## run 1
## alu
module alu (
    input               i_clk,
    input               i_rst_n,
    input               i_valid,
    input signed [11:0] i_data_a,
    input signed [11:0] i_data_b,
    input        [2:0]  i_inst,
    output              o_valid,
    output       [11:0] o_data,
    output              o_overflow
);
reg  [11:0] o_data_w, o_data_r;
reg         o_valid_w, o_valid_r;
reg         o_overflow_w, o_overflow_r;
reg  [19:0] data_old;
reg         overflow_old;
wire [12:0] data_add, data_sub, data_mean;
wire [23:0] data_mul;
wire [19:0] data_mul_round;
wire [20:0] data_mac;
wire [11:0] data_a_abs, data_b_abs;
assign o_valid = o_valid_r;
assign o_data = o_data_r;
assign o_overflow = o_overflow_r;
assign data_add = {i_data_a[11], i_data_a} + {i_data_b[11], i_data_b};
assign data_sub = {i_data_a[11], i_data_a} - {i_data_b[11], i_data_b};
assign data_mul = {{12{i_data_a[11]}}, i_data_a} * {{12{i_data_b[11]}}, i_data_b};
assign data_mul_round = {data_mul[23], data_mul[23:5]} + {19'd0, data_mul[4]};
assign data_mac = {data_mul_round[19], data_mul_round} + {data_old[19], data_old};
assign data_mean = data_add >> 1;
assign data_a_abs = i_data_a[11]? ~(i_data_a)+12'd1: i_data_a;
assign data_b_abs = i_data_b[11]? ~(i_data_b)+12'd1: i_data_b;
always@(*) begin
  o_data_w = 12'd0;
  o_valid_w = i_valid;
  o_overflow_w = 1'b0;
  case(i_inst)
    3'b000: begin  
      o_overflow_w = ^data_add[12:11];
      o_data_w = data_add[11:0];
    end
    3'b001: begin  
      o_overflow_w = ^data_sub[12:11];
      o_data_w = data_sub[11:0];
    end
    3'b010: begin  
      o_data_w = data_mul_round[11:0];
      o_overflow_w = ~(data_mul_round[19:11] == 9'b1_1111_1111 | data_mul_round[19:11] == 9'b0_0000_0000);
    end
    3'b011: begin  
      o_data_w = data_mac[11:0]; 
      o_overflow_w = ~(data_mac[20:11] == 10'b11_1111_1111 | data_mac[20:11] == 10'b00_0000_0000) | overflow_old;
    end
    3'b100: begin  
      o_data_w = ~(i_data_a ^ i_data_b);
    end
    3'b101: begin  
  ...
Settings: LEC_CHECK=0, ABC_AREA=1, CAP_MARGIN=15, CORE_ASPECT_RATIO=0.9, CORE_MARGIN=2, CORE_UTILIZATION=40, CTS_CLUSTER_DIAMETER=372, GPL_TIMING_DRIVEN=0, HOLD_SLACK_MARGIN=0.28, MIN_ROUTING_LAYER=met1, SLEW_MARGIN=10; clock period 9.65 ns.
run.sh (not shown) runs the stock make flow with config.mk's settings and CLKGATE_MAP_FILE=.
Run 1: full flow OK, the timing, design-rule and antenna checks passed
For run 2, these inputs were changed with respect to run 1:
# run 1
export LEC_CHECK = 0
export ABC_AREA = 1
export CAP_MARGIN = 15
export CORE_ASPECT_RATIO = 0.9
export CORE_MARGIN = 2
export CORE_UTILIZATION = 40
export CTS_CLUSTER_DIAMETER = 372
export GPL_TIMING_DRIVEN = 0
export HOLD_SLACK_MARGIN = 0.28
export MIN_ROUTING_LAYER = met1
export SLEW_MARGIN = 10
create_clock -name core_clock -period 9.65 [get_ports {i_clk}]
# run 2
export LEC_CHECK = 0
export CAP_MARGIN = 20
export CORE_MARGIN = 2
export CORE_UTILIZATION = 66
export SETUP_SLACK_MARGIN = -0.49
export SLEW_MARGIN = 20
create_clock -name core_clock -period 8.53 [get_ports {i_clk}]
- No crash in run 2: every stage finished, but the layout fails its final checks due to negative setup slack.
- On worst path buffer plus inverter count: between run 1 and run 2, it ends up higher for run 1.
- Run 2 ended up with a higher number of setup buffers added after CTS than run 1 did.
- On sum of net half-perimeters after detailed placement, run 2 does better than run 1.
- Sort run 1 and run 2 by number of non-clock buffers in the layout, ascending, and run 1 comes first.
- Looking only at maximum fanout along the worst path, and setting everything else aside, the higher value of run 1 and run 2 goes to run 2.
- Delta (run 2 minus run 1): worst reg-to-reg setup slack moved down; relative area change from synthesis to final layout moved up; pin count of the biggest net entering global routing moved up.
- Summary of run 2 over run 1: first-pass GRT wire length decreased 10%, clock skew increased 4.0 ps.
Here is what was changed in the inputs of run 3 compared with run 2.
# run 2
export LEC_CHECK = 0
export CAP_MARGIN = 20
export CORE_MARGIN = 2
export CORE_UTILIZATION = 66
export SETUP_SLACK_MARGIN = -0.49
export SLEW_MARGIN = 20
create_clock -name core_clock -period 8.53 [get_ports {i_clk}]
# run 3
export LEC_CHECK = 0
export ABC_AREA = 1
export CAP_MARGIN = 20
export CORE_MARGIN = 2
export CORE_UTILIZATION = 72
export SLEW_MARGIN = 20
export TNS_END_PERCENT = 5
create_clock -name core_clock -period 4.09 [get_ports {i_clk}]
==> comparison <==
- Flow for run 3 halted at clock tree synthesis (4_1_cts), error code DPL-0038.
- On simple-gate area share of the yosys netlist: between run 2 and run 3, it ends up lower for run 2.
- Compared with run 2, in run 3 cell total in the yosys stat output went up; synthesized area went up; post-synthesis chip area from yosys went up.
Changes in run 4 relative to run 3:
# run 3
export LEC_CHECK = 0
export ABC_AREA = 1
export CAP_MARGIN = 20
export CORE_MARGIN = 2
export CORE_UTILIZATION = 72
export SLEW_MARGIN = 20
export TNS_END_PERCENT = 5
create_clock -name core_clock -period 4.09 [get_ports {i_clk}]
# run 4
export LEC_CHECK = 0
export CAP_MARGIN = 20
export CORE_MARGIN = 2
export CORE_UTILIZATION = 72
export CTS_CLUSTER_SIZE = 99
export PLACE_DENSITY = 0.37
export SLEW_MARGIN = 20
export TNS_END_PERCENT = 20
create_clock -name core_clock -period 9.23 [get_ports {i_clk}]
--- outcome ---
Status: run 4 FAILED at global routing (5_1_grt) (tool error)
Run 3 → run 4: chip area from the yosys synthesis statistics dropped 7.5%, I/O pin total barely changed, number of distinct standard cells referenced by the synthesized netlist climbed about 50%, die outline area dropped 7.3%.
The following lists how run 5 was set up differently from run 4:
# run 4
export LEC_CHECK = 0
export CAP_MARGIN = 20
export CORE_MARGIN = 2
export CORE_UTILIZATION = 72
export CTS_CLUSTER_SIZE = 99
export PLACE_DENSITY = 0.37
export SLEW_MARGIN = 20
export TNS_END_PERCENT = 20
create_clock -name core_clock -period 9.23 [get_ports {i_clk}]
# run 5
export LEC_CHECK = 0
export ABC_AREA = 1
export CAP_MARGIN = 20
export CORE_MARGIN = 2
export CORE_UTILIZATION = 72
export SLEW_MARGIN = 20
create_clock -name core_clock -period 7.69 [get_ports {i_clk}]
### Flow results
Diff run 4 -> run 5: global placer's final weighted congestion went up, y dimension of the die increased 4.8 um, post-synthesis cell count went up, area after synthesis picked up an extra 8.1%.
Status: run 5 FAILED at clock tree synthesis (4_1_cts) (tool error)
Compared with run 4, run 5 shows die width higher by about 4%.
The run showing the greater fraction of the mapped netlist area in compound gates is run 4.
### run 5 -> run 6
# run 5
export LEC_CHECK = 0
export ABC_AREA = 1
export CAP_MARGIN = 20
export CORE_MARGIN = 2
export CORE_UTILIZATION = 72
export SLEW_MARGIN = 20
create_clock -name core_clock -period 7.69 [get_ports {i_clk}]
# run 6
export LEC_CHECK = 0
export ABC_AREA = 1
export CAP_MARGIN = 20
export CORE_MARGIN = 2
export CORE_UTILIZATION = 72
export CTS_CLUSTER_DIAMETER = 394
export SETUP_SLACK_MARGIN = 1.16
export SLEW_MARGIN = 20
create_clock -name core_clock -period 4.09 [get_ports {i_clk}]
Findings:
- Synthesized chip area reported by yosys came out exactly the same in run 5 and run 6.
- Stage in which a tool error killed run 6: detailed placement (3_5_place_dp).
- Adder-cell share of the synthesized area of run 5 is on par with run 6.
- Compared with run 5, run 6 shows a higher final RePlAce weighted congestion.
- Run 6 vs. run 5: number of flops mapped to enable cells by yosys shows no meaningful change, synthesized area shows no meaningful change, post-synthesis average cell area shows no meaningful change, chip height shows no meaningful change.
